Setup of run 1:
// lcd_top
module lcd_top(
  input clk,
  input rst,
  input PS2_CLK,
  input PS2_DATA,
  output [7:4] DB,
  output LCD_E,
  output LCD_RS,
  output LCD_RW,
  output [7:0] LED
  );
  wire busy;
  wire cmd;
  wire en;
  wire [7:0] data;
  snaptest LD1 (
    .clk(clk),
    .rst(rst),
    .busy(busy),
	 .PS2_CLK(PS2_CLK),
	 .PS2_DATA(PS2_DATA),
    .cmd(cmd),
    .en(en),
    .data(data),
	 .LED(LED)
    );
  lcd_controller LC1 (
    .clk(clk),
    .rst(rst),
    .en(en),
    .cmd(cmd),
    .data(data),
    .DB(DB),
    .LCD_E(LCD_E),
    .LCD_RS(LCD_RS),
    .LCD_RW(LCD_RW),
    .busy(busy)
    );
endmodule
Size: about 19 I/O pins, roughly 25000 µm² of cells after synthesis.
export LEC_CHECK = 0
export CAP_MARGIN = 25
export CORE_MARGIN = 2
export CORE_UTILIZATION = 15
export GPL_ROUTABILITY_DRIVEN = 0
export MIN_ROUTING_LAYER = met2
export PLACE_DENSITY_LB_ADDON = 0.1
export SLEW_MARGIN = 30
export TNS_END_PERCENT = 35
create_clock -name core_clock -period 17.6 [get_ports {clk}]
run.sh (not shown) runs the stock make flow with config.mk's settings and CLKGATE_MAP_FILE=.
Run 1 closes out successfully: all stages finished, all timing, DRC and antenna checks passed.
Changes in run 2 relative to run 1:
Settings: a deleted GPL_ROUTABILITY_DRIVEN that had been 0; a deleted TNS_END_PERCENT that had been 35; a change of CORE_UTILIZATION from 15 to 50; a change of CAP_MARGIN from 25 to 20; a deleted MIN_ROUTING_LAYER that had been met2; a change of SLEW_MARGIN from 30 to 20; an added CTS_CLUSTER_SIZE of 92; a deleted PLACE_DENSITY_LB_ADDON that had been 0.1; a change of the clock period (ns, I/O delays scaled along) from 17.6 to 12.1.
==> results <==
- Setup slack in run 2 is smaller than in run 1.
- Diff run 1..run 2 | sequential standard cell area | negligible
- Taking run 1 as the reference, in run 2 combinational share of power was more or less identical, maximum number of pins on one net before global-route repair now sits lower.
- Power per standard cell area in run 2 is 41% above run 1.
- Looking at run 2 and run 1, the sequential cell count is a wash.
- On sequential fraction of total cell area, the lower figure sits with run 1, not run 2.
- Relative to run 1, delay of the slowest critical-path stage has increased by 470 ps in run 2.
- Detailed-route via count, run 2 vs run 1: down by more than 10%
- Per the comparison of run 2 with run 1, logic share of the area rose 2.7 points, power after layout moved up.
- Run 1 ended up with the clock network as its heaviest power group; run 2 ended up with registers.
> inputs changed (run 2 -> run 3)
Settings: an added CTS_CLUSTER_DIAMETER of 400; a change of CORE_UTILIZATION from 50 to 72; a deleted CTS_CLUSTER_SIZE that had been 92; an added ABC_AREA of 1; a change of the clock period (ns, I/O delays scaled along) from 12.1 to 8.19.
--- outcome ---
Run 3 completed every stage of the flow, and the final layout passed the timing, design-rule and antenna checks. Re combinational fraction of the cell area: run 3 is 0.64 points up on run 2. The combinational share of power number comes out lower for run 2 vs run 3. Run 2 consumes less power than run 3.

---

Starting RTL as in the previous note.
clock: 20.0 ns
lec_check: 0
abc_area: 1
cap_margin: 30
cell_pad_in_sites_detail_placement: 1
cell_pad_in_sites_global_placement: 3
core_aspect_ratio: 0.99
core_margin: 2
core_utilization: 62
cts_cluster_diameter: 116
cts_cluster_size: 16
gpl_routability_driven: 0
gpl_timing_driven: 1
hold_slack_margin: 0.09
max_routing_layer: met4
min_routing_layer: met2
place_density_lb_addon: 0.08
setup_slack_margin: 3.59
slew_margin: 0
tns_end_percent: 45
The baseline never finished: it broke off in 3_1_place_gp_skip_io with FLW-0024.
Edit:
- CAP_MARGIN: 30 -> 20
- CELL_PAD_IN_SITES_DETAIL_PLACEMENT: 1 -> default
- CELL_PAD_IN_SITES_GLOBAL_PLACEMENT: 3 -> default
- CORE_ASPECT_RATIO: 0.99 -> default
- CORE_UTILIZATION: 62 -> 72
- CTS_CLUSTER_DIAMETER: 116 -> default
- CTS_CLUSTER_SIZE: 16 -> default
- GPL_ROUTABILITY_DRIVEN: 0 -> default
- GPL_TIMING_DRIVEN: 1 -> default
- HOLD_SLACK_MARGIN: 0.09 -> default
- MAX_ROUTING_LAYER: met4 -> default
- MIN_ROUTING_LAYER: met2 -> default
- PLACE_DENSITY_LB_ADDON: 0.08 -> default
- SETUP_SLACK_MARGIN: 3.59 -> default
- SLEW_MARGIN: 0 -> 20
- TNS_END_PERCENT: 45 -> default
- clock period: 20.0 -> 9.36 ns (I/O delays scaled with it)
What happened: Now the flow finished clean. Die size shrinks by roughly a tenth. Synthesized area stays the same. Synthesized cell count does not change.
Edit:
- CTS_CLUSTER_DIAMETER: default -> 370
- SETUP_SLACK_MARGIN: default -> 2.44
- clock period: 9.36 -> 8.19 ns (I/O delays scaled with it)
After rerunning: With this change the flow died in 5_1_grt. Die size does not change. Synthesized cell count does not change. Synthesized area is unchanged.
Edit:
- CTS_CLUSTER_DIAMETER: 370 -> 329
- CTS_CLUSTER_SIZE: default -> 17
- GPL_TIMING_DRIVEN: default -> 1
- HOLD_SLACK_MARGIN: default -> 0.29
- PLACE_DENSITY_LB_ADDON: default -> 0.03
- SETUP_SLACK_MARGIN: 2.44 -> 2.02
What happened: Now the flow completed without violations. Area after synthesis is unchanged. Die size is unchanged. Synthesized cell count is unchanged.

---

garnet:
Starting RTL as in the previous note.
## lcd_top
module lcd_top(
  input clk,
  input rst,
  input PS2_CLK,
  input PS2_DATA,
  output [7:4] DB,
  output LCD_E,
  output LCD_RS,
  output LCD_RW,
  output [7:0] LED
  );
  wire busy;
  wire cmd;
  wire en;
  wire [7:0] data;
  snaptest LD1 (
    .clk(clk),
    .rst(rst),
    .busy(busy),
	 .PS2_CLK(PS2_CLK),
	 .PS2_DATA(PS2_DATA),
    .cmd(cmd),
    .en(en),
    .data(data),
	 .LED(LED)
    );
  lcd_controller LC1 (
    .clk(clk),
    .rst(rst),
    .en(en),
    .cmd(cmd),
    .data(data),
    .DB(DB),
    .LCD_E(LCD_E),
    .LCD_RS(LCD_RS),
    .LCD_RW(LCD_RW),
    .busy(busy)
    );
endmodule
Settings: LEC_CHECK=0, ABC_AREA=0, CAP_MARGIN=20, CORE_MARGIN=2, CORE_UTILIZATION=70, CTS_CLUSTER_DIAMETER=271, GPL_TIMING_DRIVEN=1, PLACE_DENSITY=0.67, SETUP_SLACK_MARGIN=1.61, SLEW_MARGIN=20; clock period 9.46 ns.
Both conditions hold for garnet: the flow ran to the end and the final layout passed the timing, design-rule and antenna checks.
#### Input delta (onyx over garnet)
Settings: a deleted ABC_AREA that had been 0; a deleted GPL_TIMING_DRIVEN that had been 1; a change of CORE_UTILIZATION from 70 to 45; a deleted PLACE_DENSITY that had been 0.67; a deleted CTS_CLUSTER_DIAMETER that had been 271; a deleted SETUP_SLACK_MARGIN that had been 1.61; a change of the clock period (ns, I/O delays scaled along) from 9.46 to 14.7.
### Flow results
onyx finished end to end and its layout was clean on timing, DRC and antenna. onyx gives less routed wire length than garnet did. Height of the die (lower): garnet. The lower largest vdd supply drop of onyx and garnet is in onyx. The run showing the greater slew at the pin closest to its max-slew limit is onyx. Relative to garnet, the via count measured on onyx has decreased by a little under 10%.
## Diff of input files: xenon against onyx
Settings: PLACE_DENSITY_LB_ADDON: unset -> 0.01; CORE_UTILIZATION: 45 -> 70; SETUP_SLACK_MARGIN: unset -> 2.35; the clock period (ns, I/O delays scaled along): 14.7 -> 8.19.
xenon completed end to end with timing, DRC and antenna clean.
In xenon the end-of-flow core utilization turned out 35 points higher than in onyx.
xenon: worst setup timing slack at the placement stage is 1930 ps lower than what onyx reported.
Going from onyx to xenon, number of DRC violations after detailed-routing iteration 0 grows by 2374.
Final area (higher): xenon
Compared with onyx, xenon shows a count of clock buffers in the final design that is 4 lower.
What onyx reported for placed wire-length estimate after detailed placement has to be multiplied by 1.06 to get the figure for xenon.
The worst setup path endpoint comes out LC1.buffer_data[7] in one run and LC1.head[4] in the other, namely in xenon and onyx respectively.
Est. power | xenon vs onyx | xenon higher
[xenon vs onyx] number of global-route vias before repair: higher in xenon
Cell count: xenon lower than onyx
The proportion of power drawn by combinational gates reported for xenon is greater than that of onyx by 0.6 points.
The following lists how yarrow was set up differently from xenon:
Settings: an added CTS_CLUSTER_DIAMETER of 400; a change of PLACE_DENSITY_LB_ADDON from 0.01 to 0.08; a change of SETUP_SLACK_MARGIN from 2.35 to -0.69; a change of CORE_UTILIZATION from 70 to 72; an added ABC_AREA of 1.
- [yarrow] hold slack fell 5.0 ps relative to xenon
- On routed via count, the lower figure sits with xenon, not yarrow.
- yarrow reports its cell at the slowest stage of the critical path as sky130_fd_sc_hd__buf_4 while xenon reports sky130_fd_sc_hd__a21oi_2.
- Final wirelength improves in yarrow relative to xenon.
- yarrow vs. xenon: post-route core utilization now smaller; setup slack now larger; final net count now larger.
No activity file was given, so power comes from the tool's default toggle rates.
